==> flow/run.sh <==
#!/bin/bash
# the make line also repeats each setting of config.mk as NAME=value (left out here)
make -C /OpenROAD-flow-scripts/flow DESIGN_CONFIG=/design/flow/config.mk WORK_HOME=/design/flow/orfs CLKGATE_MAP_FILE= finish
==> flow/config.mk <==
export PLATFORM = sky130hd
export DESIGN_NAME = cordic_vec
export DESIGN_NICKNAME = cordic_vec
export VERILOG_FILES = /design/flow/design.v
export SDC_FILE = /design/flow/constraint.sdc
export NUM_CORES = 4
export LEC_CHECK = 0
export CAP_MARGIN = 20
export CORE_MARGIN = 2
export CORE_UTILIZATION = 66
export SLEW_MARGIN = 20
==> flow/constraint.sdc <==
create_clock -name core_clock -period 21.6 [get_ports {clk}]
set_input_delay 4.3200 -clock core_clock [delete_from_list [all_inputs] [get_ports {clk}]]
set_output_delay 4.3200 -clock core_clock [all_outputs]
set_load 0.01 [all_outputs]
==> flow/design.v <==
		module cordic_vec(clk,a0,b0,r,ang);
input signed[15:0]a0,b0;
input clk;
  output signed [15:0]r,ang;
  wire signed [15:0] a1,a2,a3,a4,a5,a6,a7,a8,a9,a10,a11,a12,a13,a14,a15,a16;
  wire signed [15:0] b1,b2,b3,b4,b5,b6,b7,b8,b9,b10,b11,b12,b13,b14,b15,b16;
  wire signed [15:0] angle_x1,angle_x2,angle_x3,angle_x4,angle_x5,angle_x6,angle_x7,angle_x8,angle_x9,angle_x10,angle_x11,angle_x12,angle_x13,angle_x14,angle_x15,angle_x16;
wire signed [15:0] v = 16'd0607;
  vec k1(clk,a0,b0,b0,4'b0,16'b0,a1,b1,angle_x1);
  vec k2(clk,a1,b1,b1,4'd1,angle_x1,a2,b2,angle_x2);
  vec k3(clk,a2,b2,b2,4'd2,angle_x2,a3,b3,angle_x3);
  vec k4(clk,a3,b3,b3,4'd3,angle_x3,a4,b4,angle_x4);
  vec k5(clk,a4,b4,b4,4'd4,angle_x4,a5,b5,angle_x5);
  vec k6(clk,a5,b5,b5,4'd5,angle_x5,a6,b6,angle_x6);
  vec k7(clk,a6,b6,b6,4'd6,angle_x6,a7,b7,angle_x7);
  vec k8(clk,a7,b7,b7,4'd7,angle_x7,a8,b8,angle_x8);
  vec k9(clk,a8,b8,b8,4'd8,angle_x8,a9,b9,angle_x9);
  vec k10(clk,a9,b9,b9,4'd9,angle_x9,a10,b10,angle_x10);
  vec k11(clk,a10,b10,b10,4'd10,angle_x10,a11,b11,angle_x11);
  vec k12(clk,a11,b11,b11,4'd11,angle_x11,a12,b12,angle_x12);
  vec k13(clk,a12,b12,b12,4'd12,angle_x12,a13,b13,angle_x13);
  vec k14(clk,a13,b13,b13,4'd13,angle_x13,a14,b14,angle_x14);
  vec k15(clk,a14,b14,b14,4'd14,angle_x14,a15,b15,angle_x15);
  vec k16(clk,a15,b15,b15,4'd15,angle_x15,a16,b16,angle_x16);
assign  r=v*a16/1000;
assign ang=angle_x16;
endmodule
  module vec(clk,a,b,z,i,angle_y,af,bf,angle_x);
    input signed [15:0]a,b,angle_y,z;
  input clk;
  input [3:0]i;
  output reg signed [15:0]af,bf,angle_x;
    wire [15:0]angle[15:0];
  assign angle[0]=16'd45000;
  assign angle[1]=16'd26570;
  assign angle[2]=16'd14040;
  assign angle[3]=16'd7130;
  assign angle[4]=16'd3580;
  assign angle[5]=16'd1790;
  assign angle[6]=16'd0895;
  assign angle[7]=16'd0448;
  assign angle[8]=16'd0224;
  assign angle[9]=16'd0112;
  assign angle[10]=16'd0056;
  assign angle[11]=16'd0028;
  assign angle[12]=16'd0013;
  assign angle[13]=16'd0007;
  assign angle[14]=16'd0003;
  assign angle[15]=16'd0001;
  always@(posedge clk)
    begin
      if(z < 0)  
   begin
     af<= a - (b>>>i);
     bf<= b + (a>>>i);
     angle_x<=angle_y-angle[i];
     end
  else
    begin
      af<=a+(b>>>i);
      bf<=b-(a>>>i);
      angle_x<=angle_y+angle[i];
      end
    end 
endmodule
==> metrics.yaml, run 1 <==
status: "complete, but fails checks"
so_faults: "negative setup slack"
cp_top_family: "AND-OR/OR-AND gates"
finalCritPeriodShare: 1.037
synthSimpleGateAreaFrac: 0.08889
syn2layout_area_growth_pct: 18.59
worst_slack_ns: -0.7994
synthAdderAreaFrac: 0.2251
min_from: "k9.angle_x[2]"
critPathRequiredTime_ns: 17.28
cts_buffers: 79
grt_pass1_vias: 44680
via_count: 44200
critPathCapture: "r[14]"
ys_sh_xor: 0.1470
finalWirelength_mm: 126.1
synth_top_area_share: 0.2582
drv_slew: 0
path_buffers: 16
core_um2: 81720
grt_overflow_total: 0
aoi_share: 0.2049
dp_slack_ns: -0.8086
yosys.area.top_type: "dfxtp_1"
yosys_most_used_dff: "dfxtp_1"
dieArea_um2: 84420
placed_cells: 7652
worstHoldEndpoint: "k10.angle_x[2]"
hp-class: "register to register"
rows: 105
r2r_end: "k11.bf[15]"
yosysWarnings: 1
most_common_cell: "ha_1"
r2r_start: "k10.bf[15]"
place.gp.congestion: 0.9252
edf_count: 0
detail-route-antenna-nets: 0
wl_per_cell_um: 16.04
vias_per_cell: 5.622
htreeDepth: 3
area_leaders: "dfxtp_1 26%, ha_1 18%, xnor2_1 9.5%"
skew_ns: 0.02878
synth_seq_share: 0.2582
floorplan.nets: 7045
crit_top_cell: "buf_4"
arrival_ns: 18.08
dp_hpwl_mm: 98.67
cp-startpoint: "k16.af[2]"
nets: 7664
antenna_found_initial: 0
postCtsHoldBufs: 0
worst-r2r-cell-count: 17
tightestPinTransition_ns: 1.031
avgSynthCellArea_um2: 8.871
mux_share: 0.01452
clock_sinks: 699
fin_area_um2: 64270
placed_area_um2: 59570
ys_cells: 6109
grt_first_pass_wirelength_mm: 209.3
fmax_ghz: 0.04464
ys_area_um2: 54190
warnings: 82
cts_tree: "done"
reg2reg_slack_ns: 17.22
endpoint_kind: "primary output"
crit_fanout: 7
path_clk_slew_ns: 0.06
drv_cap: 0
critical_path.max_stage_delay_ns: 0.57
ios: 65
grt_max_degree: 57
top_logic_kind: "adder cells"
finalHoldViolCount: 0
grt_usage: 0.2917
drt_first_pass_iters: 6
worstSkewPairLatency_ns: 0.62
slowest_stage: "fa_1"
grt_setup_unrepaired: "true"
crit_path_start_kind: "register"
io_buffers: 63
clock-root-buffer: "clkbuf_16"
worstSetupPathDepth: 74
fin_cells: 7861
yosys.cell_types.count: 148
crit_type: "register to primary output"
ys.flops: 699
insertedDiodeCount: 0
die_y_um: 290.6
relSlewSlack: 0.3080
drt_iter0_markers: 2212
floorplan.core_util: 0.6632
syn_inst: 6109
dieWidth_um: 290.6
synthTopCellsByCount: "784 x ha_1, 727 x inv_1, 699 x dfxtp_1"
worstHoldPathCells: 0
drc: 0
setup_viol: 16
clockBufferDepth: 3
async_reset_ff_frac: 0
min_period_ns: 22.40
syn_area_um2: 54190
[through the flow]
stage | hold WS (ns) | utilization | setup TNS (ns)
2_1_floorplan | 0.3096 | - | 0
3_3_place_gp | 0.3109 | 0.7290 | -6.213
3_5_place_dp | 0.3121 | 0.7290 | -9.648
4_1_cts | 0.3254 | 0.7762 | -8.051
5_1_grt | 0.3284 | 0.7865 | -22.79
6_report | 0.3250 | 0.7865 | -11.62
[final cells by class]
class / instances / area, um^2
timing repair buffer: 638 / 4965
sequential: 699 / 14030
inverter: 732 / 2753
fill: 5674 / 17450
clock buffer: 104 / 2276
tap: 1070 / 1339
clock inverter: 40 / 635.6
multi-input combinational: 4578 / 38260
[layer usage]
layer	GRT usage	share of wire
met1	0.3656	0.44
met2	0.5238	0.49
met3	0.03480	0.036
met4	0.08695	0.027
met5	0	0
[timing repair]
| item | 4_1_cts | 5_1_grt |
|---|---|---|
| pin swaps | 98 | 94 |
| resized | 215 | 115 |
| buffers inserted | 38 | 31 |
| endpoints found under the setup margin | 16 | 16 |
==> run 2: changes to the inputs <==
- ABC_AREA: not set -> 0
- CORE_MARGIN: 2 -> 8
- CORE_UTILIZATION: 66 -> 40
- CTS_CLUSTER_DIAMETER: not set -> 65
- CTS_CLUSTER_SIZE: not set -> 14
- PLACE_DENSITY_LB_ADDON: not set -> 0.29
- TNS_END_PERCENT: not set -> 20
- clock period: 21.6 -> 32.0 ns (I/O delays scaled with it)
==> run 2 against run 1 <==
Net effect: the run now finishes clean; synthesized area is the same; register-to-register slack gained 10 ns; non-clock buffer count shrank 548; highest routed layer unchanged; synthesized cell count is the same; critical endpoint is now r[6]; largest cell class unchanged.
==> metrics.yaml, run 2 <==
grt_setup_unrepaired: "false"
async_reset_ff_frac: 0
aoi_share: 0.2049
grt_overflow_total: 0
crit_path_start_kind: "register"
worst-r2r-cell-count: 17
syn2layout_area_growth_pct: 8.293
drt_first_pass_iters: 5
grt_usage: 0.1515
floorplan.nets: 7045
cts_tree: "done"
synth_seq_share: 0.2582
endpoint_kind: "primary output"
grt_first_pass_wirelength_mm: 191.1
r2r_start: "k13.bf[15]"
critPathRequiredTime_ns: 25.60
syn_area_um2: 54190
relSlewSlack: 0.2955
min_from: "k8.angle_x[2]"
cp_top_family: "AND-OR/OR-AND gates"
insertedDiodeCount: 0
ys_cells: 6109
edf_count: 0
io_buffers: 63
detail-route-antenna-nets: 0
grt_pass1_vias: 39400
nets: 7104
fin_tns_setup_ns: 0
via_count: 40560
path_clk_slew_ns: 0.06
clock_sinks: 699
yosys.area.top_type: "dfxtp_1"
ys_sh_xor: 0.1470
finalWirelength_mm: 114.1
ys_area_um2: 54190
worstHoldEndpoint: "k9.angle_x[2]"
core_um2: 135000
tightestPinTransition_ns: 1.030
critical_path.max_stage_delay_ns: 0.82
ios: 65
clock-root-buffer: "clkbuf_16"
wl_per_cell_um: 14.31
yosys.cell_types.count: 148
skew_ns: 0.03491
floorplan.core_util: 0.4016
fillers: 13280
slowest_stage: "a2111oi_0"
r2r_end: "k14.af[15]"
dieWidth_um: 384.1
worstSetupPathDepth: 63
synth_top_area_share: 0.2582
arrival_ns: 22.24
avgSynthCellArea_um2: 8.871
drc: 0
postCtsSetupBuffers: 0
min_period_ns: 28.64
synthAdderAreaFrac: 0.2251
mux_share: 0.01452
vias_per_cell: 5.086
hp-class: "register to register"
top_logic_kind: "adder cells"
ys.flops: 699
finalHoldViolCount: 0
postCtsHoldBufs: 0
area_leaders: "dfxtp_1 26%, ha_1 18%, xnor2_1 9.5%"
yosysWarnings: 1
antenna_found_initial: 1
synthTopCellsByCount: "784 x ha_1, 727 x inv_1, 699 x dfxtp_1"
most_common_cell: "ha_1"
yosys_most_used_dff: "dfxtp_1"
syn_inst: 6109
warnings: 78
dp_hpwl_mm: 93.48
reg2reg_slack_ns: 27.56
drv_slew: 0
clockBufferDepth: 3
setup_viol: 0
synthSimpleGateAreaFrac: 0.08889
drt_iter0_markers: 1840
drv_cap: 0
critPathCapture: "r[6]"
crit_fanout: 14
htreeDepth: 3
status: "no timing/DRC/antenna violations"
post_cts_resized: 0
hold_ws_ns: 0.3162
die_y_um: 384.1
crit_type: "register to primary output"
rows: 135
finalCritPeriodShare: 0.8949
worstHoldPathCells: 0
fmax_ghz: 0.03492
dieArea_um2: 147500
place.gp.congestion: 0.8746
worstSkewPairLatency_ns: 0.63
grt_max_degree: 57
path_buffers: 6
cp-startpoint: "k16.af[5]"
cts_buffers: 67
run 2: stage by stage:
stage,cells,instance area (um^2),setup slack [ns],util
2_1_floorplan,6109,54190,7.565,-
3_3_place_gp,7880,56700,4.573,0.4201
3_5_place_dp,7880,56700,4.153,0.4201
4_1_cts,7974,58690,3.429,0.4349
5_1_grt,7974,58690,1.775,0.4349
6_report,7974,58690,3.363,0.4349
run 2: layout make-up:
cell class / instances / area, um^2 / share of cell area
inverter: 732 / 2748 / 0.04682
tap: 1781 / 2228 / 0.03797
clock inverter: 19 / 197.7 / 0.003368
sequential: 699 / 13990 / 0.2384
timing repair buffer: 90 / 828.3 / 0.01411
clock buffer: 75 / 1790 / 0.03051
multi-input combinational: 4578 / 36900 / 0.6288
run 2: routing by layer:
metal / up-vias / GRT usage / routed length, um
li1: 21140 / - / -
met1: 18690 / 0.1997 / 54150
met2: 563 / 0.2647 / 53900
met3: 162 / 0.01660 / 3583
met4: 0 / 0.03680 / 2470
met5: - / 0 / 0
==> run 3: changes to the inputs <==
- ABC_AREA: 0 -> 1
- CORE_MARGIN: 8 -> 10
- CORE_UTILIZATION: 40 -> 65
- CTS_CLUSTER_DIAMETER: 65 -> 329
- CTS_CLUSTER_SIZE: 14 -> 11
- PLACE_DENSITY: not set -> 0.66
- PLACE_DENSITY_LB_ADDON: 0.29 -> not set
- TNS_END_PERCENT: 20 -> 65
==> run 3 against run 2 <==
Net effect: still clean; cell count decreased by 0.39%; worst setup slack gained 5.2 ns; synthesized cell count up 11%; clock-buffer cell count fell by 2; via count rose by 3.3%; wire length hardly changed.
==> metrics.yaml, run 3 <==
worst-r2r-cell-count: 23
insertedDiodeCount: 0
worstSetupPathDepth: 116
most_common_cell: "inv_1"
cts_buffers: 73
post_cts_resized: 0
die_y_um: 308.8
worstHoldPathCells: 0
arrival_ns: 17.04
ios: 65
place.gp.congestion: 0.9162
avgSynthCellArea_um2: 8.001
endpoint_kind: "primary output"
slowest_stage: "dfxtp_1"
async_reset_ff_frac: 0
post-route-util: 0.7039
grt_setup_unrepaired: "false"
synth_seq_share: 0.2582
path_clk_slew_ns: 0.07
dp_hpwl_mm: 94.21
io_buffers: 63
clock_sinks: 699
relSlewSlack: 0.3387
critPathRequiredTime_ns: 25.60
syn_area_um2: 54200
min_from: "k7.angle_x[2]"
crit_path_start_kind: "register"
critPathCapture: "r[14]"
clock-root-buffer: "clkbuf_16"
worstSkewPairLatency_ns: 0.64
rows: 105
yosysWarnings: 1
skew_ns: 0.03713
ys.flops: 699
synthTopCellsByCount: "1036 x inv_1, 806 x nand2_1, 784 x ha_1"
yosys.area.top_type: "dfxtp_1"
floorplan.core_util: 0.6580
crit_fanout: 12
area_leaders: "dfxtp_1 26%, ha_1 18%, xor2_1 11%"
ys_cells: 6775
mux_share: 0.0005540
cts_tree: "done"
path_buffers: 22
postCtsSetupBuffers: 0
antenna_found_initial: 0
drt_first_pass_iters: 7
grt_overflow_total: 0
postCtsHoldBufs: 0
finalCritPeriodShare: 0.7326
yosys.cell_types.count: 71
fin_tns_setup_ns: 0
ys_area_um2: 54200
crit_type: "register to primary output"
reg2reg_slack_ns: 27.44
cp-startpoint: "k16.af[8]"
drv_slew: 0
htreeDepth: 3
ys_sh_xor: 0.1358
tightestPinTransition_ns: 0.9906
grt_first_pass_wirelength_mm: 192.3
r2r_end: "k11.bf[15]"
drc: 0
clockBufferDepth: 3
core_um2: 82370
synthAdderAreaFrac: 0.2249
drt_iter0_markers: 2301
finalWirelength_mm: 114.0
top_logic_kind: "adder cells"
status: "no timing/DRC/antenna violations"
wl_per_cell_um: 14.35
min_period_ns: 23.44
worstHoldEndpoint: "k8.angle_x[2]"
r2r_start: "k10.bf[15]"
grt_pass1_vias: 41220
synthSimpleGateAreaFrac: 0.1712
hp-class: "register to register"
dieArea_um2: 95340
detail-route-antenna-nets: 0
synth_top_area_share: 0.2582
cp_top_family: "simple AND/OR/NAND/NOR gates"
syn_inst: 6775
syn2layout_area_growth_pct: 6.969
finalHoldViolCount: 0
critical_path.max_stage_delay_ns: 0.64
crit_top_cell: "nand2_2"
setup_viol: 0
vias_per_cell: 5.277
edf_count: 0
via_count: 41920
nets: 7804
dieWidth_um: 308.8
floorplan.nets: 7711
fmax_ghz: 0.04266
grt_max_degree: 42
yosys_most_used_dff: "dfxtp_1"
warnings: 80
aoi_share: 0.1269
grt_usage: 0.2395
drv_cap: 0
==> run 3: per-stage QoR <==
| stage | setup slack, ns | cell area (um^2) | hold WS (ns) | cells |
|---|---|---|---|---|
| floorplan | 12.02 | 54200 | 0.3096 | 6775 |
| global placement | 9.665 | 56010 | 0.3130 | 7863 |
| detailed placement | 9.301 | 56010 | 0.3121 | 7863 |
| CTS | 8.625 | 57980 | 0.3218 | 7943 |
| global route | 7.049 | 57980 | 0.3218 | 7943 |
| finish | 8.557 | 57980 | 0.3171 | 7943 |
==> run 3: final cells by class <==
type	count	area, um^2
clock buffers	73	1827
clock inverters	7	146.4
inverters	1100	4173
flip-flops and latches	699	13990
well taps	1070	1339
fillers	6811	24390
multi-input cells	4914	35750
repair buffers	80	758.2
==> run 3: layer usage <==
| layer | vias up | GRT usage | routed length [um] |
|---|---|---|---|
| li1 | 22130 | - | - |
| met1 | 18960 | 0.2800 | 49800 |
| met5 | - | 0 | 0 |
| met4 | 0 | 0.07893 | 3702 |
| met2 | 622 | 0.4500 | 57370 |
| met3 | 212 | 0.02466 | 3148 |
==> run 4: changes to the inputs <==
- CORE_MARGIN: 10 -> 2
- CORE_UTILIZATION: 65 -> 72
- CTS_CLUSTER_DIAMETER: 329 -> not set
- CTS_CLUSTER_SIZE: 11 -> not set
- PLACE_DENSITY: 0.66 -> not set
- PLACE_DENSITY_LB_ADDON: not set -> 0.03
- TNS_END_PERCENT: 65 -> not set
- clock period: 32.0 -> 21.6 ns (I/O delays scaled with it)
==> run 4 against run 3 <==
Net effect: hold slack gained 0.0055 ns; first-iteration DRC count shrank 14%; cell count decreased by 0.30%; still clean on timing, DRC and antenna.
==> metrics.yaml, run 4 <==
worstHoldPathCells: 0
critPathCapture: "r[6]"
warnings: 78
clock-root-buffer: "clkbuf_16"
place.gp.congestion: 0.9523
hp-class: "register to register"
finalWirelength_mm: 117.0
antenna_found_initial: 0
dieArea_um2: 77500
grt_setup_unrepaired: "false"
synthTopCellsByCount: "1036 x inv_1, 806 x nand2_1, 784 x ha_1"
yosys_most_used_dff: "dfxtp_1"
drv_cap: 0
ys_area_um2: 54200
yosys.area.top_type: "dfxtp_1"
area_leaders: "dfxtp_1 26%, ha_1 18%, xor2_1 11%"
cp-startpoint: "k16.af[6]"
aoi_share: 0.1269
tightestPinTransition_ns: 0.9808
path_buffers: 18
wl_per_cell_um: 14.78
ys.flops: 699
grt_usage: 0.3005
floorplan.nets: 7711
grt_first_pass_wirelength_mm: 195.9
skew_ns: 0.02357
arrival_ns: 15.92
floorplan.core_util: 0.7281
worstSkewPairLatency_ns: 0.64
clockBufferDepth: 3
nets: 7831
path_clk_slew_ns: 0.06
grt_max_degree: 42
finalHoldViolCount: 0
fmax_ghz: 0.04940
crit_type: "register to primary output"
edf_count: 0
yosysWarnings: 1
worstHoldEndpoint: "k11.angle_x[2]"
mux_share: 0.0005540
setup_viol: 0
via_count: 43330
fin_area_um2: 58990
relSlewSlack: 0.3452
cts_buffers: 74
synth_seq_share: 0.2582
synthAdderAreaFrac: 0.2249
dieWidth_um: 278.4
detail-route-antenna-nets: 0
slowest_stage: "fa_1"
fin_tns_setup_ns: 0
min_from: "k10.angle_x[2]"
drc: 0
ios: 65
io_buffers: 63
r2r_start: "k10.bf[15]"
cts_tree: "done"
crit_top_cell: "nand2_2"
clock_sinks: 699
drt_iter0_markers: 1990
core_um2: 74450
vias_per_cell: 5.471
min_period_ns: 20.24
drv_slew: 0
critical_path.max_stage_delay_ns: 0.56
crit_path_start_kind: "register"
ys_cells: 6775
yosys.cell_types.count: 71
worst-r2r-cell-count: 23
grt_overflow_total: 0
ys_sh_xor: 0.1358
dp_hpwl_mm: 93.24
worstSetupPathDepth: 116
htreeDepth: 3
reg2reg_slack_ns: 17.10
cp_top_family: "simple AND/OR/NAND/NOR gates"
synthSimpleGateAreaFrac: 0.1712
syn2layout_area_growth_pct: 8.820
top_logic_kind: "adder cells"
r2r_end: "k11.bf[15]"
status: "no timing/DRC/antenna violations"
synth_top_area_share: 0.2582
avgSynthCellArea_um2: 8.001
async_reset_ff_frac: 0
crit_fanout: 11
grt_pass1_vias: 42970
drt_first_pass_iters: 5
finalCritPeriodShare: 0.9371
placed_area_um2: 55900
die_y_um: 278.4
most_common_cell: "inv_1"
insertedDiodeCount: 0
postCtsHoldBufs: 0
rows: 100
syn_area_um2: 54200
endpoint_kind: "primary output"
syn_inst: 6775
critPathRequiredTime_ns: 17.28
[run 4: repair_timing]
| item | 4_1_cts | 5_1_grt |
|---|---|---|
| resized | 0 | 91 |
| setup buffers | 0 | 21 |
| setup endpoints to repair | 0 | 15 |
[run 4: per-stage QoR]
| step | hold WS [ns] | cells | utilization | setup WS, ns |
|---|---|---|---|---|
| floorplan | 0.3096 | 6775 | - | 3.701 |
| global route | 0.3284 | 7919 | 0.7923 | 0.08521 |
| finish | 0.3226 | 7919 | 0.7923 | 1.359 |
| global placement | 0.3111 | 7764 | 0.7508 | 1.430 |
| detailed placement | 0.3121 | 7764 | 0.7508 | 1.136 |
| CTS | 0.3261 | 7895 | 0.7853 | 0.4423 |
[run 4: per-layer routing]
metal	GRT usage	vias up	part of all wire
met5	0	-	0
met4	0.1354	0	0.045
met3	0.03190	314	0.035
met2	0.5701	915	0.51
met1	0.3361	19860	0.41
li1	-	22240	-
[run 4: final cells by class]
class	instances	area [um^2]
multi-input combinational	4917	36050
fill	5208	15460
sequential	699	14040
inverter	1100	4175
clock buffer	106	2113
tap	969	1212
timing repair buffer	103	938.4
clock inverter	25	451.7
==> run 5: changes to the inputs <==
- CELL_PAD_IN_SITES_DETAIL_PLACEMENT: not set -> 1
- CORE_ASPECT_RATIO: not set -> 1.71
- CORE_UTILIZATION: 72 -> 17
- GPL_TIMING_DRIVEN: not set -> 0
- MIN_ROUTING_LAYER: not set -> met2
- PLACE_DENSITY_LB_ADDON: 0.03 -> 0.29
- SLEW_MARGIN: 20 -> 30
- clock period: 21.6 -> 16.5 ns (I/O delays scaled with it)
==> run 5 against run 4 <==
Net effect: now fails the layout checks on negative setup slack; utilization fell by 58 points; critical endpoint is now r[14]; register-to-register slack got worse by 6.1 ns; clock skew rose by 0.013 ns; highest routed layer unchanged.
==> metrics.yaml, run 5 <==
path_clk_slew_ns: 0.06
grt_usage: 0.1410
floorplan.core_util: 0.1704
via_count: 61960
setup_viol: 16
drv_slew: 0
yosys_most_used_dff: "dfxtp_1"
min_period_ns: 19.57
floorplan.nets: 7711
fin_cells: 11500
nets: 8122
arrival_ns: 16.27
placed_area_um2: 60240
wl_per_cell_um: 13.45
r2r_start: "k8.bf[15]"
synthSimpleGateAreaFrac: 0.1712
die_y_um: 742.4
path_buffers: 24
dp_slack_ns: -3.815
yosys.cell_types.count: 71
ys.flops: 699
worst-r2r-cell-count: 21
so_faults: "negative setup slack"
finalWirelength_mm: 154.6
fmax_ghz: 0.05110
cts_buffers: 89
grt_overflow_total: 0
r2r_end: "k9.bf[15]"
worst_slack_ns: -3.068
critPathCapture: "r[14]"
edf_count: 0
cp_top_family: "simple AND/OR/NAND/NOR gates"
comb_area_um2: 38610
finalCritPeriodShare: 1.186
aoi_share: 0.1269
drc: 0
tightestPinTransition_ns: 0.9449
drv_cap: 0
grt_setup_unrepaired: "true"
critical_path.max_stage_delay_ns: 0.54
clock_sinks: 699
dp_hpwl_mm: 117.5
worstSkewPairLatency_ns: 0.71
htreeDepth: 3
dieArea_um2: 323500
area_leaders: "dfxtp_1 26%, ha_1 18%, xor2_1 11%"
synth_top_area_share: 0.2582
worstSetupPathDepth: 115
grt_max_degree: 20
grt_pass1_vias: 67700
yosysWarnings: 1
ys_cells: 6775
syn2layout_area_growth_pct: 25.84
dieWidth_um: 435.8
clock-root-buffer: "clkbuf_16"
crit_type: "register to primary output"
relSlewSlack: 0.3692
cts_tree: "done"
synthTopCellsByCount: "1036 x inv_1, 806 x nand2_1, 784 x ha_1"
detail-route-antenna-nets: 0
rows: 271
cp-startpoint: "k16.af[7]"
fin_area_um2: 68210
syn_inst: 6775
seq_area_um2: 14050
placed_cells: 11070
min_from: "k8.angle_x[1]"
vias_per_cell: 5.390
worstHoldEndpoint: "k9.angle_x[1]"
fillers: 38120
drt_iter0_markers: 7600
slowest_stage: "fa_1"
yosys.area.top_type: "dfxtp_1"
io_buffers: 63
finalHoldViolCount: 0
crit_top_cell: "nand2_4"
hp-class: "register to register"
avgSynthCellArea_um2: 8.001
postCtsHoldBufs: 0
async_reset_ff_frac: 0
endpoint_kind: "primary output"
synth_seq_share: 0.2582
mux_share: 0.0005540
crit_path_start_kind: "register"
critPathRequiredTime_ns: 13.20
antenna_found_initial: 1
top_logic_kind: "adder cells"
warnings: 81
skew_ns: 0.03616
grt_first_pass_wirelength_mm: 240.7
ys_area_um2: 54200
most_common_cell: "inv_1"
syn_area_um2: 54200
ys_sh_xor: 0.1358
hold_ws_ns: 0.3184
worstHoldPathCells: 0
place.gp.congestion: 0.9292
status: "complete, but fails checks"
ios: 65
core_um2: 318100
crit_fanout: 8
clockBufferDepth: 3
drt_first_pass_iters: 6
reg2reg_slack_ns: 10.96
synthAdderAreaFrac: 0.2249
==> run 5: metal layers <==
| metal | track usage | wire length [um] | up-vias |
|---|---|---|---|
| met5 | 0.007168 | 0 | - |
| met4 | 0.02301 | 11820 | 0 |
| met3 | 0.1430 | 44610 | 1110 |
| met2 | 0.2071 | 98190 | 15180 |
| met1 | - | 0 | 22980 |
| li1 | - | - | 22690 |
==> run 5: per-stage QoR <==
stage,utilization,setup TNS (ns)
after floorplan,-,0
after global placement,0.1893,-49.63
after detailed placement,0.1894,-51.42
after CTS,0.2087,-32.45
after global routing,0.2144,-53.92
final,0.2145,-41.92
==> run 5: layout make-up <==
class / instances / share of cell area
inverters: 1100 / 0.06255
repair buffers: 320 / 0.04023
clock inverters: 26 / 0.003577
multi-input cells: 4914 / 0.5660
well taps: 4231 / 0.07761
flip-flops and latches: 699 / 0.2060
plain buffers: 62 / 0.004622
diodes: 5 / 0.0001834
clock buffers: 138 / 0.03918
==> run 5: repair_timing <==
action                     in CTS  in global routing
hold endpoints to repair        0                  0
resized                       465                267
buffers inserted              182                 72
gates cloned                    3                  0
pin swaps                     224                189
setup endpoints to repair      16                 16
==> run 6: changes to the inputs <==
- CELL_PAD_IN_SITES_DETAIL_PLACEMENT: 1 -> not set
- CORE_ASPECT_RATIO: 1.71 -> not set
- CORE_UTILIZATION: 17 -> 72
- CTS_CLUSTER_DIAMETER: not set -> 330
- CTS_CLUSTER_SIZE: not set -> 10
- GPL_TIMING_DRIVEN: 0 -> not set
- MIN_ROUTING_LAYER: met2 -> not set
- PLACE_DENSITY: not set -> 0.35
- PLACE_DENSITY_LB_ADDON: 0.29 -> not set
- SLEW_MARGIN: 30 -> 20
- clock period: 16.5 -> 32.0 ns (I/O delays scaled with it)
==> run 6 against run 5 <==
Net effect: now clean on timing, DRC and antenna; non-clock buffer count down 300; hold slack worse by 0.040 ns; critical path depth down 10; global-route usage up 16 points; clock-buffer cell count down 58; via count down 31%; highest routed layer unchanged; critical path type unchanged; synthesized area unchanged; synthesized cell count unchanged; wire length down 25%; sequential cell count unchanged.
==> metrics.yaml, run 6 <==
status: "no timing/DRC/antenna violations"
reg2reg_slack_ns: 27.60
postCtsSetupBuffers: 0
aoi_share: 0.1269
antenna_found_initial: 0
drt_first_pass_iters: 6
r2r_start: "k11.bf[15]"
min_period_ns: 23.42
drt_iter0_markers: 1926
arrival_ns: 17.02
avgSynthCellArea_um2: 8.001
io_buffers: 63
worstHoldPathCells: 0
die_y_um: 278.4
min_from: "k8.angle_x[3]"
core_um2: 74450
async_reset_ff_frac: 0
grt_first_pass_wirelength_mm: 195.5
edf_count: 0
floorplan.core_util: 0.7281
yosys_most_used_dff: "dfxtp_1"
finalHoldViolCount: 0
yosys.cell_types.count: 71
top_logic_kind: "adder cells"
skew_ns: 0.05980
ios: 65
endpoint_kind: "primary output"
syn_inst: 6775
insertedDiodeCount: 0
dieWidth_um: 278.4
crit_top_cell: "nand2_2"
r2r_end: "k12.af[15]"
clock_sinks: 699
post_cts_resized: 0
grt_pass1_vias: 42890
grt_usage: 0.3001
synthAdderAreaFrac: 0.2249
drv_cap: 0
syn2layout_area_growth_pct: 7.121
ys.flops: 699
yosys.area.top_type: "dfxtp_1"
critical_path.max_stage_delay_ns: 0.66
area_leaders: "dfxtp_1 26%, ha_1 18%, xor2_1 11%"
via_count: 42920
worstSetupPathDepth: 105
crit_fanout: 12
fillers: 5465
crit_type: "register to primary output"
syn_area_um2: 54200
place.gp.congestion: 0.9365
yosysWarnings: 1
detail-route-antenna-nets: 0
finalWirelength_mm: 116.1
critPathRequiredTime_ns: 25.60
tightestPinTransition_ns: 0.9695
worstHoldEndpoint: "k9.angle_x[3]"
warnings: 80
critPathCapture: "r[14]"
grt_max_degree: 42
synthTopCellsByCount: "1036 x inv_1, 806 x nand2_1, 784 x ha_1"
wl_per_cell_um: 14.79
cp-startpoint: "k16.af[8]"
relSlewSlack: 0.3528
synth_seq_share: 0.2582
drc: 0
path_buffers: 15
drv_slew: 0
ys_cells: 6775
path_clk_slew_ns: 0.05
htreeDepth: 3
slowest_stage: "dfxtp_1"
dieArea_um2: 77500
ys_area_um2: 54200
setup_viol: 0
cts_tree: "done"
ys_sh_xor: 0.1358
rows: 100
most_common_cell: "inv_1"
fin_tns_setup_ns: 0
clock-root-buffer: "clkbuf_16"
synth_top_area_share: 0.2582
floorplan.nets: 7711
cts_buffers: 79
mux_share: 0.0005540
cp_top_family: "simple AND/OR/NAND/NOR gates"
finalCritPeriodShare: 0.7319
nets: 7812
hp-class: "register to register"
clockBufferDepth: 3
dp_hpwl_mm: 93.34
worst-r2r-cell-count: 21
synthSimpleGateAreaFrac: 0.1712
grt_overflow_total: 0
grt_setup_unrepaired: "false"
crit_path_start_kind: "register"
postCtsHoldBufs: 0
vias_per_cell: 5.466
fmax_ghz: 0.04270
worstSkewPairLatency_ns: 0.65
-- run 6: routing by layer --
| metal | part of all wire | track usage | up-vias |
|---|---|---|---|
| met3 | 0.035 | 0.03207 | 281 |
| li1 | - | - | 22180 |
| met4 | 0.042 | 0.1268 | 0 |
| met5 | 0 | 0 | - |
| met2 | 0.51 | 0.5691 | 821 |
| met1 | 0.42 | 0.3389 | 19640 |
-- run 6: cell type report --
cell class / count / area [um^2] / area share
tap: 969 / 1212 / 0.02088
clock inverter: 7 / 186.4 / 0.003211
inverter: 1100 / 4173 / 0.07186
clock buffer: 80 / 1981 / 0.03411
multi-input combinational: 4914 / 35750 / 0.6156
sequential: 699 / 13990 / 0.2410
timing repair buffer: 82 / 773.2 / 0.01332
-- run 6: per-stage QoR --
step	setup slack, ns	area, um^2	utilization	instances	hold slack, ns
after floorplan	12.02	54200	-	6775	0.3096
after global placement	9.707	55900	0.7508	7764	0.3106
after detailed placement	9.387	55900	0.7508	7764	0.3135
after CTS	8.643	58060	0.7800	7851	0.2805
after global routing	6.989	58060	0.7800	7851	0.2911
final	8.581	58060	0.7800	7851	0.2786
==> run 7: changes to the inputs <==
- CORE_UTILIZATION: 72 -> 71
- CTS_CLUSTER_DIAMETER: 330 -> not set
- CTS_CLUSTER_SIZE: 10 -> not set
- PLACE_DENSITY: 0.35 -> not set
- clock period: 32.0 -> 21.3 ns (I/O delays scaled with it)
==> run 7 against run 6 <==
Net effect: still clean; sequential cell count unchanged; register-to-register slack got worse by 11 ns; design area increased by 2.0%; synthesized cell count unchanged; first-iteration DRC count fell by 1.1%; die size increased by 1.4%.
==> metrics.yaml, run 7 <==
crit_path_start_kind: "register"
ys_sh_xor: 0.1358
ys_area_um2: 54200
drt_iter0_markers: 1905
yosysWarnings: 1
vias_per_cell: 5.445
clockBufferDepth: 3
worstSetupPathDepth: 107
min_from: "k8.angle_x[3]"
edf_count: 0
insertedDiodeCount: 0
crit_top_cell: "nand2_2"
grtUsageMet3: 0.03214
finalWirelength_mm: 117.7
post-route-util: 0.7812
grt_pass1_vias: 42600
reg2reg_slack_ns: 16.68
mux_share: 0.0005540
min_period_ns: 20.19
crit_fanout: 8
die_y_um: 280.3
grt_overflow_total: 0
avgSynthCellArea_um2: 8.001
drv_slew: 0
synth_top_area_share: 0.2582
fmax_ghz: 0.04953
r2r_end: "k6.bf[15]"
warnings: 80
place.gp.congestion: 0.9331
htreeDepth: 3
most_common_cell: "inv_1"
detail-route-antenna-nets: 0
dieArea_um2: 78570
status: "no timing/DRC/antenna violations"
ys.flops: 699
worst-r2r-cell-count: 19
slowest_stage: "fa_1"
yosys.area.top_type: "dfxtp_1"
syn_inst: 6775
worstSkewPairLatency_ns: 0.64
finalCritPeriodShare: 0.9479
ios: 65
floorplan.core_util: 0.7149
yosys_most_used_dff: "dfxtp_1"
grt_usage: 0.2961
cts_tree: "done"
clock_sinks: 699
rows: 101
path_buffers: 18
async_reset_ff_frac: 0
antenna_found_initial: 0
via_count: 43250
dieWidth_um: 280.3
arrival_ns: 15.93
yosys.cell_types.count: 71
critical_path.max_stage_delay_ns: 0.55
finalHoldViolCount: 0
syn_area_um2: 54200
critPathCapture: "r[14]"
critPathRequiredTime_ns: 17.04
skew_ns: 0.02665
aoi_share: 0.1269
drt_first_pass_iters: 6
hp-class: "register to register"
ys_cells: 6775
io_buffers: 63
wl_per_cell_um: 14.82
grtUsageMet1: 0.3412
clock-root-buffer: "clkbuf_16"
top_logic_kind: "adder cells"
floorplan.nets: 7711
drv_cap: 0
r2r_start: "k5.bf[15]"
synthTopCellsByCount: "1036 x inv_1, 806 x nand2_1, 784 x ha_1"
synthSimpleGateAreaFrac: 0.1712
drc: 0
grt_max_degree: 42
grt_first_pass_wirelength_mm: 195.1
synth_seq_share: 0.2582
path_clk_slew_ns: 0.07
setup_viol: 0
worstHoldEndpoint: "k9.angle_x[3]"
busiest_layer: "met2"
relSlewSlack: 0.3623
synthAdderAreaFrac: 0.2249
crit_type: "register to primary output"
core_um2: 75820
postCtsHoldBufs: 0
met2_usage: 0.5472
worstHoldPathCells: 0
dp_hpwl_mm: 93.55
area_leaders: "dfxtp_1 26%, ha_1 18%, xor2_1 11%"
syn2layout_area_growth_pct: 9.279
cts_buffers: 74
nets: 7844
cp-startpoint: "k16.af[6]"
cp_top_family: "simple AND/OR/NAND/NOR gates"
endpoint_kind: "primary output"
tightestPinTransition_ns: 0.9553
run 7: stage by stage:
step	instance area, um^2	hold slack (ns)	setup TNS (ns)	instances	setup WS (ns)
2_1_floorplan	54200	0.3096	0	6775	3.461
3_3_place_gp	55910	0.3102	0	7773	1.217
3_5_place_dp	55910	0.3128	0	7773	0.9591
4_1_cts	58390	0.3234	0	7906	0.2692
5_1_grt	59230	0.3279	-0.04578	7943	-0.03219
6_report	59230	0.3238	0	7943	1.109
run 7: area by class of cell:
class,count,area [um^2]
inverter,1100,4179
clock inverter,20,329.1
timing repair buffer,116,1050
sequential,699,14050
multi-input combinational,4917,36250
clock buffer,113,2150
tap,978,1224
fill,5531,16590
run 7: repair_timing:
item | CTS | global route
setup buffers | 0 | 34
endpoints found under the hold margin | 0 | 0
resized | 0 | 140
setup endpoints to repair | 0 | 15
run 7: per-layer routing:
layer  up-vias  wire, um
li1      22280         -
met5         -         0
met1     19830     49220
met4         0      5303
met3       292      3811
met2       851     59390
==> run 8: changes to the inputs <==
- CELL_PAD_IN_SITES_GLOBAL_PLACEMENT: not set -> 2
- CORE_ASPECT_RATIO: not set -> 1.77
- CORE_UTILIZATION: 71 -> 40
- CTS_CLUSTER_DIAMETER: not set -> 207
- SETUP_SLACK_MARGIN: not set -> 5.0
- clock period: 21.3 -> 32.0 ns (I/O delays scaled with it)
==> run 8 against run 7 <==
Net effect: worst setup slack improved by 7.3 ns; non-clock buffer count fell by 25; global-route usage fell by 9.3 points; wire length rose by 18%; clock-buffer cell count fell by 19; largest cell class unchanged; die size rose by 76%; design area rose by 0.72%; sequential share of layout area fell by 0.26 points.
==> metrics.yaml, run 8 <==
reg2reg_slack_ns: 27.30
post-route-util: 0.4440
min_from: "k8.angle_x[1]"
grt_pass1_vias: 43330
tightestPinTransition_ns: 0.9432
arrival_ns: 17.16
r2r_end: "k9.bf[15]"
placed_area_um2: 56900
yosys_most_used_dff: "dfxtp_1"
grt_setup_unrepaired: "false"
syn_inst: 6775
busiest_layer: "met2"
drc: 0
placed_cells: 8523
grtUsageMet1: 0.1856
cp_top_family: "simple AND/OR/NAND/NOR gates"
fin_area_um2: 59660
critPathRequiredTime_ns: 25.60
ys_sh_xor: 0.1358
crit_fanout: 12
hp-class: "register to register"
crit_path_start_kind: "register"
synth_top_area_share: 0.2582
grt_first_pass_wirelength_mm: 222.4
hold_ws_ns: 0.3149
floorplan.core_util: 0.4034
min_period_ns: 23.56
floorplan.nets: 7711
drt_first_pass_iters: 6
area_leaders: "dfxtp_1 26%, ha_1 18%, xor2_1 11%"
relSlewSlack: 0.3654
grtUsageMet3: 0.01781
grt_max_degree: 42
status: "no timing/DRC/antenna violations"
met2_usage: 0.4400
nets: 7816
ys_area_um2: 54200
antenna_found_initial: 2
critPathCapture: "r[14]"
warnings: 80
worstSkewPairLatency_ns: 0.68
place.gp.congestion: 0.8553
clock_sinks: 699
skew_ns: 0.03673
drt_iter0_markers: 1155
worstSetupPathDepth: 109
fmax_ghz: 0.04245
dieArea_um2: 138600
detail-route-antenna-nets: 0
path_clk_slew_ns: 0.07
clock-root-buffer: "clkbuf_16"
fin_cells: 8660
fin_tns_setup_ns: 0
vias_per_cell: 4.818
ios: 65
core_um2: 134400
dieWidth_um: 280.7
die_y_um: 493.8
edf_count: 0
synthAdderAreaFrac: 0.2249
cp-startpoint: "k16.af[7]"
slowest_stage: "dfxtp_1"
crit_top_cell: "nand2_2"
synthTopCellsByCount: "1036 x inv_1, 806 x nand2_1, 784 x ha_1"
cts_buffers: 74
syn2layout_area_growth_pct: 10.06
finalCritPeriodShare: 0.7361
finalHoldViolCount: 0
yosysWarnings: 1
clockBufferDepth: 3
grt_overflow_total: 0
io_buffers: 63
synthSimpleGateAreaFrac: 0.1712
avgSynthCellArea_um2: 8.001
post_cts_resized: 0
aoi_share: 0.1269
setup_viol: 0
cts_tree: "done"
worstHoldPathCells: 0
async_reset_ff_frac: 0
endpoint_kind: "primary output"
rows: 179
yosys.cell_types.count: 71
htreeDepth: 3
synth_seq_share: 0.2582
most_common_cell: "inv_1"
path_buffers: 17
finalWirelength_mm: 138.7
via_count: 41730
top_logic_kind: "adder cells"
drv_slew: 0
mux_share: 0.0005540
dp_hpwl_mm: 118.9
postCtsHoldBufs: 0
critical_path.max_stage_delay_ns: 0.63
yosys.area.top_type: "dfxtp_1"
worstHoldEndpoint: "k9.angle_x[1]"
r2r_start: "k8.bf[15]"
ys.flops: 699
drv_cap: 0
worst-r2r-cell-count: 20
postCtsSetupBuffers: 0
grt_usage: 0.2034
ys_cells: 6775
syn_area_um2: 54200
wl_per_cell_um: 16.01
crit_type: "register to primary output"
run 8: layout make-up:
type	count	area, um^2
Tap cell	1719	2151
Clock buffer	94	2017
Timing Repair Buffer	91	840.8
Inverter	1100	4173
Multi-Input combinational cell	4914	35750
Sequential cell	699	13990
Antenna cell	1	2.502
Clock inverter	42	737.0
Fill cell	13760	74720
run 8: per-stage QoR:
step           setup slack, ns
2_1_floorplan            12.02
3_3_place_gp             8.867
3_5_place_dp             8.820
4_1_cts                  8.062
5_1_grt                  6.611
6_report                 8.444
run 8: per-layer routing:
metal  routed length [um]  part of all wire  vias to the layer above
met1                48560              0.35                    18930
met4                 5856             0.042                        0
met5                    0                 0                        -
li1                     -                 -                    22210
met3                 2224             0.016                      238
met2                82050              0.59                      357
==> run 9: changes to the inputs <==
- ABC_AREA: 1 -> not set
- CELL_PAD_IN_SITES_DETAIL_PLACEMENT: not set -> 1
- CELL_PAD_IN_SITES_GLOBAL_PLACEMENT: 2 -> 3
- CORE_ASPECT_RATIO: 1.77 -> 0.64
- CORE_UTILIZATION: 40 -> 21
- CTS_CLUSTER_DIAMETER: 207 -> 368
- HOLD_SLACK_MARGIN: not set -> 0.29
- MAX_ROUTING_LAYER: not set -> met5
- PLACE_DENSITY_LB_ADDON: not set -> 0.18
- clock period: 32.0 -> 28.0 ns (I/O delays scaled with it)
==> run 9 against run 8 <==
Net effect: still clean; sequential share of layout area decreased by 2.1 points; synthesized area about the same; design area rose by 10%; via count increased by 2.6%; non-clock buffer count grew 247; clock skew down 0.0070 ns; clock-buffer cell count grew 27.
==> metrics.yaml, run 9 <==
ys_sh_xor: 0.1470
drc: 0
cp-startpoint: "k16.af[14]"
synth_seq_share: 0.2582
clock-root-buffer: "clkbuf_16"
clockBufferDepth: 3
placed_cells: 9519
syn2layout_area_growth_pct: 21.19
grt_overflow_total: 0
min_from: "k8.angle_x[3]"
avgSynthCellArea_um2: 8.871
yosys_most_used_dff: "dfxtp_1"
cts_buffers: 87
most_common_cell: "ha_1"
worstHoldPathCells: 0
floorplan.nets: 7045
worstHoldEndpoint: "k9.angle_x[3]"
wl_per_cell_um: 17.28
nets: 7373
r2r_start: "k2.bf[15]"
ys_cells: 6109
cp_top_family: "AND-OR/OR-AND gates"
syn_inst: 6109
postCtsHoldBufs: 0
grt_max_degree: 57
vias_per_cell: 4.322
crit_fanout: 11
detail-route-antenna-nets: 0
synth_top_area_share: 0.2582
yosys.area.top_type: "dfxtp_1"
dieWidth_um: 639.0
place.gp.congestion: 0.8006
top_logic_kind: "adder cells"
grt_first_pass_wirelength_mm: 267.4
yosys.cell_types.count: 148
skew_ns: 0.02971
hp-class: "register to register"
status: "no timing/DRC/antenna violations"
edf_count: 0
r2r_end: "k3.af[15]"
area_leaders: "dfxtp_1 26%, ha_1 18%, xnor2_1 9.5%"
critPathCapture: "r[8]"
worst-r2r-cell-count: 19
relSlewSlack: 0.1046
ys.flops: 699
ios: 65
synthTopCellsByCount: "784 x ha_1, 727 x inv_1, 699 x dfxtp_1"
path_buffers: 13
finalHoldViolCount: 0
die_y_um: 410.4
arrival_ns: 18.72
endpoint_kind: "primary output"
worstSkewPairLatency_ns: 0.69
mux_share: 0.01452
drv_slew: 0
fmax_ghz: 0.04112
htreeDepth: 3
grt_usage: 0.1294
finalCritPeriodShare: 0.8685
antenna_found_initial: 9
critical_path.max_stage_delay_ns: 0.56
core_um2: 257100
clock_sinks: 699
drt_first_pass_iters: 5
fin_tns_setup_ns: 0
synthSimpleGateAreaFrac: 0.08889
via_count: 42800
setup_viol: 0
grt_pass1_vias: 44660
dp_hpwl_mm: 139.9
slowest_stage: "fa_1"
min_period_ns: 24.32
warnings: 80
ys_area_um2: 54190
synthAdderAreaFrac: 0.2251
async_reset_ff_frac: 0
crit_top_cell: "buf_4"
tightestPinTransition_ns: 1.331
reg2reg_slack_ns: 23.37
grt_setup_unrepaired: "true"
yosysWarnings: 1
path_clk_slew_ns: 0.06
worstSetupPathDepth: 71
drt_iter0_markers: 1783
critPathRequiredTime_ns: 22.40
drv_cap: 0
fin_cells: 9903
aoi_share: 0.2049
dieArea_um2: 262300
io_buffers: 63
crit_path_start_kind: "register"
cts_tree: "done"
rows: 149
syn_area_um2: 54190
finalWirelength_mm: 171.1
crit_type: "register to primary output"
floorplan.core_util: 0.2108
run 9: cell type report:
type / instances / area (um^2)
diodes: 3 / 7.507
clock buffers: 121 / 2456
clock inverters: 34 / 352.8
fillers: 29480 / 191400
inverters: 732 / 2755
multi-input cells: 4579 / 39070
flip-flops and latches: 699 / 14050
well taps: 3397 / 4250
repair buffers: 338 / 2738
run 9: timing repair:
item,4_1_cts,5_1_grt
pin swaps,137,123
cloned,2,0
endpoints found under the setup margin,16,16
buffers inserted,147,77
endpoints found under the hold margin,0,0
resized,321,158
run 9: per-stage QoR:
stage	hold slack [ns]	utilization	setup slack [ns]	instance area (um^2)
floorplan	0.3096	-	5.009	54280
global placement	0.3144	0.2295	0.7216	58990
detailed placement	0.3135	0.2295	0.3560	59000
CTS	0.3091	0.2500	3.710	64270
global route	0.3120	0.2555	3.016	65680
finish	0.3116	0.2555	3.681	65680
run 9: metal layers:
metal | GRT usage | up-vias | part of all wire
li1 | - | 21690 | -
met1 | 0.2150 | 20570 | 0.59
met2 | 0.1722 | 413 | 0.37
met3 | 0.01666 | 124 | 0.030
met4 | 0.01901 | 0 | 0.013
met5 | 0 | - | 0
==> run 10: changes to the inputs <==
- CELL_PAD_IN_SITES_DETAIL_PLACEMENT: 1 -> not set
- CELL_PAD_IN_SITES_GLOBAL_PLACEMENT: 3 -> not set
- CORE_ASPECT_RATIO: 0.64 -> not set
- CORE_UTILIZATION: 21 -> 70
- CTS_CLUSTER_DIAMETER: 368 -> not set
- HOLD_SLACK_MARGIN: 0.29 -> not set
- MAX_ROUTING_LAYER: met5 -> not set
- PLACE_DENSITY_LB_ADDON: 0.18 -> not set
- SETUP_SLACK_MARGIN: 5.0 -> not set
- clock period: 28.0 -> 23.2 ns (I/O delays scaled with it)
==> run 10 against run 9 <==
Net effect: global-route usage up 17 points; sequential cell count unchanged; cell count down 25%; still clean; critical path type unchanged; first-iteration DRC count up 49%; worst setup slack worse by 3.2 ns; clock skew up 0.0030 ns; clock-buffer cell count down 24.
==> metrics.yaml, run 10 <==
drv_slew: 0
yosys.area.top_type: "dfxtp_1"
synthSimpleGateAreaFrac: 0.08889
endpoint_kind: "primary output"
setup_viol: 0
critPathRequiredTime_ns: 18.56
clock-root-buffer: "clkbuf_16"
floorplan.nets: 7045
vias_per_cell: 5.771
hp-class: "register to register"
grt_max_degree: 57
grt_setup_unrepaired: "true"
cp_top_family: "AND-OR/OR-AND gates"
most_common_cell: "ha_1"
grt_usage: 0.3039
crit_top_cell: "fa_1"
warnings: 81
place.gp.congestion: 0.9638
worstSkewPairLatency_ns: 0.65
relSlewSlack: 0.2665
wl_per_cell_um: 16.62
slowest_stage: "or4b_4"
yosys.cell_types.count: 148
finalHoldViolCount: 0
die_y_um: 282.2
worstHoldEndpoint: "k10.angle_x[2]"
syn_area_um2: 54190
mux_share: 0.01452
ys_area_um2: 54190
grt_overflow_total: 0
r2r_end: "k13.af[15]"
fmax_ghz: 0.04401
grt_first_pass_wirelength_mm: 201.4
floorplan.core_util: 0.7031
syn2layout_area_growth_pct: 12.97
async_reset_ff_frac: 0
htreeDepth: 3
finalWirelength_mm: 124.1
skew_ns: 0.03270
antenna_found_initial: 0
insertedDiodeCount: 0
via_count: 43090
dieWidth_um: 282.2
aoi_share: 0.2049
r2r_start: "k12.bf[15]"
crit_fanout: 7
ys_sh_xor: 0.1470
placed_area_um2: 56560
detail-route-antenna-nets: 0
critPathCapture: "r[12]"
nets: 7306
area_leaders: "dfxtp_1 26%, ha_1 18%, xnor2_1 9.5%"
synthAdderAreaFrac: 0.2251
grt_pass1_vias: 42270
dieArea_um2: 79660
core_um2: 77080
synth_top_area_share: 0.2582
yosysWarnings: 1
status: "no timing/DRC/antenna violations"
reg2reg_slack_ns: 18.55
ys_cells: 6109
drt_iter0_markers: 2654
ios: 65
synthTopCellsByCount: "784 x ha_1, 727 x inv_1, 699 x dfxtp_1"
drv_cap: 0
yosys_most_used_dff: "dfxtp_1"
worstSetupPathDepth: 65
path_clk_slew_ns: 0.07
top_logic_kind: "adder cells"
crit_type: "register to primary output"
path_buffers: 6
clockBufferDepth: 3
edf_count: 0
fillers: 5206
cts_buffers: 74
finalCritPeriodShare: 0.9794
crit_path_start_kind: "register"
fin_area_um2: 61220
drc: 0
arrival_ns: 18.08
drt_first_pass_iters: 6
hold_ws_ns: 0.3148
worstHoldPathCells: 0
synth_seq_share: 0.2582
postCtsHoldBufs: 0
rows: 102
cts_tree: "done"
min_period_ns: 22.72
dp_hpwl_mm: 94.62
clock_sinks: 699
io_buffers: 63
ys.flops: 699
tightestPinTransition_ns: 1.097
min_from: "k9.angle_x[2]"
critical_path.max_stage_delay_ns: 0.59
cp-startpoint: "k16.af[10]"
syn_inst: 6109
avgSynthCellArea_um2: 8.871
worst-r2r-cell-count: 18
## run 10: routing by layer
metal | GRT usage | share of wire | routed length, um
met4 | 0.08791 | 0.026 | 3238
met2 | 0.5367 | 0.49 | 60450
met5 | 0 | 0 | 0
met3 | 0.03841 | 0.042 | 5231
met1 | 0.3882 | 0.44 | 55200
## run 10: stage by stage
step | instances | setup WS (ns) | setup TNS (ns) | util
global route | 7467 | -0.2504 | -1.530 | 0.7942
floorplan | 6109 | 0.5250 | 0 | -
detailed placement | 7244 | -0.1841 | -0.8622 | 0.7338
finish | 7467 | 0.4778 | 0 | 0.7942
CTS | 7404 | 0.001272 | 0 | 0.7755
global placement | 7244 | 0.2619 | 0 | 0.7338
## run 10: area by class of cell
type | instances | area (um^2) | area share
repair buffers | 285 | 2338 | 0.03820
multi-input cells | 4578 | 38140 | 0.6230
flip-flops and latches | 699 | 14030 | 0.2292
clock inverters | 36 | 578.1 | 0.009442
clock buffers | 97 | 2078 | 0.03395
inverters | 732 | 2750 | 0.04492
well taps | 1040 | 1301 | 0.02125
## run 10: repair_timing
item / 4_1_cts / 5_1_grt
endpoints found under the hold margin: 0 / 0
resized: 83 / 205
setup endpoints to repair: 16 / 16
buffers inserted: 27 / 62
pin swaps: 31 / 87
cloned: 0 / 1
==> run 11: changes to the inputs <==
- CORE_UTILIZATION: 70 -> 40
- clock period: 23.2 -> 32.0 ns (I/O delays scaled with it)
==> run 11 against run 10 <==
Net effect: still clean; synthesized cell count unchanged; worst setup slack better by 2.6 ns; sequential cell count unchanged; global-route usage down 14 points; wire length down 8.0%; via count down 5.8%; design area down 3.1%; register-to-register slack better by 9.0 ns; cell count up 7.4%; synthesized area unchanged.
==> metrics.yaml, run 11 <==
critPathCapture: "r[6]"
grt_pass1_vias: 39190
tightestPinTransition_ns: 1.087
cts_buffers: 78
via_count: 40590
grt_usage: 0.1638
avgSynthCellArea_um2: 8.871
finalWirelength_mm: 114.2
fmax_ghz: 0.03458
clock_sinks: 699
comb_area_um2: 36900
slowest_stage: "a2111oi_0"
ios: 65
async_reset_ff_frac: 0
grt_max_degree: 57
dp_hpwl_mm: 93.54
floorplan.nets: 7045
dieWidth_um: 372.1
crit_fanout: 14
finalCritPeriodShare: 0.9036
r2r_end: "k14.af[15]"
worstHoldEndpoint: "k10.angle_x[1]"
seq_area_um2: 13990
yosys.area.top_type: "dfxtp_1"
ys_cells: 6109
syn2layout_area_growth_pct: 9.426
ys.flops: 699
cp_top_family: "AND-OR/OR-AND gates"
fillers: 13080
placed_cells: 7881
dp_slack_ns: 4.127
endpoint_kind: "primary output"
critPathRequiredTime_ns: 25.60
grt_first_pass_wirelength_mm: 190.4
wl_per_cell_um: 14.24
min_from: "k9.angle_x[1]"
dieArea_um2: 138400
drt_iter0_markers: 1876
path_clk_slew_ns: 0.07
yosys.cell_types.count: 148
placed_area_um2: 56710
area_leaders: "dfxtp_1 26%, ha_1 18%, xnor2_1 9.5%"
synthAdderAreaFrac: 0.2251
cp-startpoint: "k16.af[5]"
critical_path.max_stage_delay_ns: 0.87
postCtsHoldBufs: 0
path_buffers: 6
ys_area_um2: 54190
top_logic_kind: "adder cells"
synthTopCellsByCount: "784 x ha_1, 727 x inv_1, 699 x dfxtp_1"
yosysWarnings: 1
clock-root-buffer: "clkbuf_16"
crit_type: "register to primary output"
status: "no timing/DRC/antenna violations"
worst_slack_ns: 3.084
die_y_um: 372.1
setup_viol: 0
relSlewSlack: 0.2565
drc: 0
io_buffers: 63
yosys_most_used_dff: "dfxtp_1"
fin_cells: 8018
fin_area_um2: 59300
worstSkewPairLatency_ns: 0.66
detail-route-antenna-nets: 0
edf_count: 0
clockBufferDepth: 3
reg2reg_slack_ns: 27.53
core_um2: 135000
synthSimpleGateAreaFrac: 0.08889
worstHoldPathCells: 0
ys_sh_xor: 0.1470
place.gp.congestion: 0.8660
grt_setup_unrepaired: "false"
crit_path_start_kind: "register"
vias_per_cell: 5.062
postCtsSetupBuffers: 0
worstSetupPathDepth: 63
worst-r2r-cell-count: 17
hp-class: "register to register"
htreeDepth: 3
syn_inst: 6109
most_common_cell: "ha_1"
arrival_ns: 22.52
drv_slew: 0
nets: 7116
drt_first_pass_iters: 6
min_period_ns: 28.92
syn_area_um2: 54190
r2r_start: "k13.bf[15]"
aoi_share: 0.2049
finalHoldViolCount: 0
drv_cap: 0
fin_tns_setup_ns: 0
antenna_found_initial: 0
grt_overflow_total: 0
cts_tree: "done"
rows: 135
post_cts_resized: 0
synth_top_area_share: 0.2582
warnings: 78
mux_share: 0.01452
insertedDiodeCount: 0
post-route-util: 0.4394
skew_ns: 0.03812
floorplan.core_util: 0.4016
synth_seq_share: 0.2582
==> run 11: metal layers <==
| layer | global-route usage | vias to the layer above | part of all wire |
|---|---|---|---|
| li1 | - | 21240 | - |
| met1 | 0.2146 | 18700 | 0.48 |
| met2 | 0.2844 | 504 | 0.47 |
| met3 | 0.02180 | 150 | 0.029 |
| met4 | 0.03722 | 0 | 0.020 |
| met5 | 0 | - | 0 |
==> run 11: final cells by class <==
| type | instances | area share |
|---|---|---|
| Tap cell | 1781 | 0.03758 |
| Clock buffer | 109 | 0.03808 |
| Sequential cell | 699 | 0.2360 |
| Inverter | 732 | 0.04633 |
| Clock inverter | 28 | 0.005675 |
| Multi-Input combinational cell | 4578 | 0.6223 |
| Timing Repair Buffer | 91 | 0.01409 |
==> run 11: metrics by stage <==
step | hold WS (ns)
final | 0.3155
after global routing | 0.3274
after CTS | 0.3075
after detailed placement | 0.3121
after global placement | 0.3099
after floorplan | 0.3096
==> run 12: changes to the inputs <==
- ABC_AREA: not set -> 1
- CORE_UTILIZATION: 40 -> 70
- clock period: 32.0 -> 19.9 ns (I/O delays scaled with it)
==> run 12 against run 11 <==
Net effect: wire length up 5.9%; critical endpoint is now r[4]; hold slack better by 0.011 ns; synthesized area about the same; non-clock buffer count up 124; still clean on timing, DRC and antenna; design area up 3.4%; critical path type unchanged.
==> metrics.yaml, run 12 <==
dp_hpwl_mm: 93.70
clockBufferDepth: 3
endpoint_kind: "primary output"
fin_tns_setup_ns: 0
crit_path_start_kind: "register"
finalHoldViolCount: 0
reg2reg_slack_ns: 15.43
yosys.cell_types.count: 71
skew_ns: 0.04252
cts_tree: "done"
worst-r2r-cell-count: 21
drv_cap: 0
path_clk_slew_ns: 0.06
synth_top_area_share: 0.2582
grt_pass1_vias: 42370
aoi_share: 0.1269
floorplan.nets: 7711
ys.flops: 699
rows: 102
vias_per_cell: 5.409
cts_buffers: 73
detail-route-antenna-nets: 0
drc: 0
clock_sinks: 699
min_from: "k7.angle_x[2]"
crit_fanout: 7
finalWirelength_mm: 120.9
core_um2: 77080
grt_overflow_total: 0
dieWidth_um: 282.3
insertedDiodeCount: 0
syn2layout_area_growth_pct: 13.10
io_buffers: 63
hp-class: "register to register"
r2r_end: "k12.af[15]"
ios: 65
min_period_ns: 19.61
syn_inst: 6775
area_leaders: "dfxtp_1 26%, ha_1 18%, xor2_1 11%"
synthSimpleGateAreaFrac: 0.1712
slowest_stage: "fa_1"
path_buffers: 18
yosysWarnings: 1
critPathCapture: "r[4]"
critPathRequiredTime_ns: 15.92
fmax_ghz: 0.05099
most_common_cell: "inv_1"
crit_type: "register to primary output"
drt_iter0_markers: 2000
worstSkewPairLatency_ns: 0.63
nets: 7942
ys_cells: 6775
worstHoldPathCells: 0
grt_usage: 0.2937
antenna_found_initial: 0
synthAdderAreaFrac: 0.2249
avgSynthCellArea_um2: 8.001
via_count: 43820
drt_first_pass_iters: 6
tightestPinTransition_ns: 0.9943
hold_ws_ns: 0.3267
status: "no timing/DRC/antenna violations"
cp-startpoint: "k16.af[8]"
ys_sh_xor: 0.1358
edf_count: 0
wl_per_cell_um: 14.93
ys_area_um2: 54200
place.gp.congestion: 0.9193
worstHoldEndpoint: "k8.angle_x[2]"
top_logic_kind: "adder cells"
htreeDepth: 3
r2r_start: "k11.bf[15]"
worstSetupPathDepth: 108
synth_seq_share: 0.2582
setup_viol: 0
post-route-util: 0.7953
dieArea_um2: 79680
grt_first_pass_wirelength_mm: 194.9
clock-root-buffer: "clkbuf_16"
warnings: 81
finalCritPeriodShare: 0.9855
drv_slew: 0
grt_max_degree: 34
async_reset_ff_frac: 0
critical_path.max_stage_delay_ns: 0.54
synthTopCellsByCount: "1036 x inv_1, 806 x nand2_1, 784 x ha_1"
crit_top_cell: "nand2_4"
relSlewSlack: 0.3362
cp_top_family: "simple AND/OR/NAND/NOR gates"
die_y_um: 282.3
arrival_ns: 15.63
grt_setup_unrepaired: "true"
yosys.area.top_type: "dfxtp_1"
fillers: 5504
syn_area_um2: 54200
mux_share: 0.0005540
yosys_most_used_dff: "dfxtp_1"
floorplan.core_util: 0.7032
-- run 12: area by class of cell --
class                      count  area [um^2]  share of cell area
multi-input combinational   4917        37380              0.6097
sequential                   699        14050              0.2291
inverter                    1100         4219             0.06882
clock buffer                  98         2102             0.03429
timing repair buffer         215         1853             0.03023
tap                         1040         1301             0.02123
clock inverter                32        407.9            0.006653
-- run 12: per-layer routing --
metal,vias up,part of all wire,global-route usage
met5,-,0,0
met4,0,0.046,0.1311
met3,299,0.034,0.02916
met2,881,0.51,0.5460
met1,20150,0.41,0.3396
li1,22490,-,-
-- run 12: what timing repair did --
action,4_1_cts,5_1_grt
hold buffers,0,0
pin swaps,26,188
gates resized,70,371
buffers inserted,23,104
cloned,1,2
endpoints found under the setup margin,7,16
-- run 12: metrics by stage --
step / area, um^2 / std cells / setup WS (ns)
final: 61310 / 8101 / 0.2886
after global routing: 61310 / 8101 / -0.6555
after CTS: 59000 / 7995 / 0.001148
after detailed placement: 56030 / 7841 / -0.08518
after global placement: 56030 / 7841 / 0.2871
after floorplan: 54200 / 6775 / 2.341
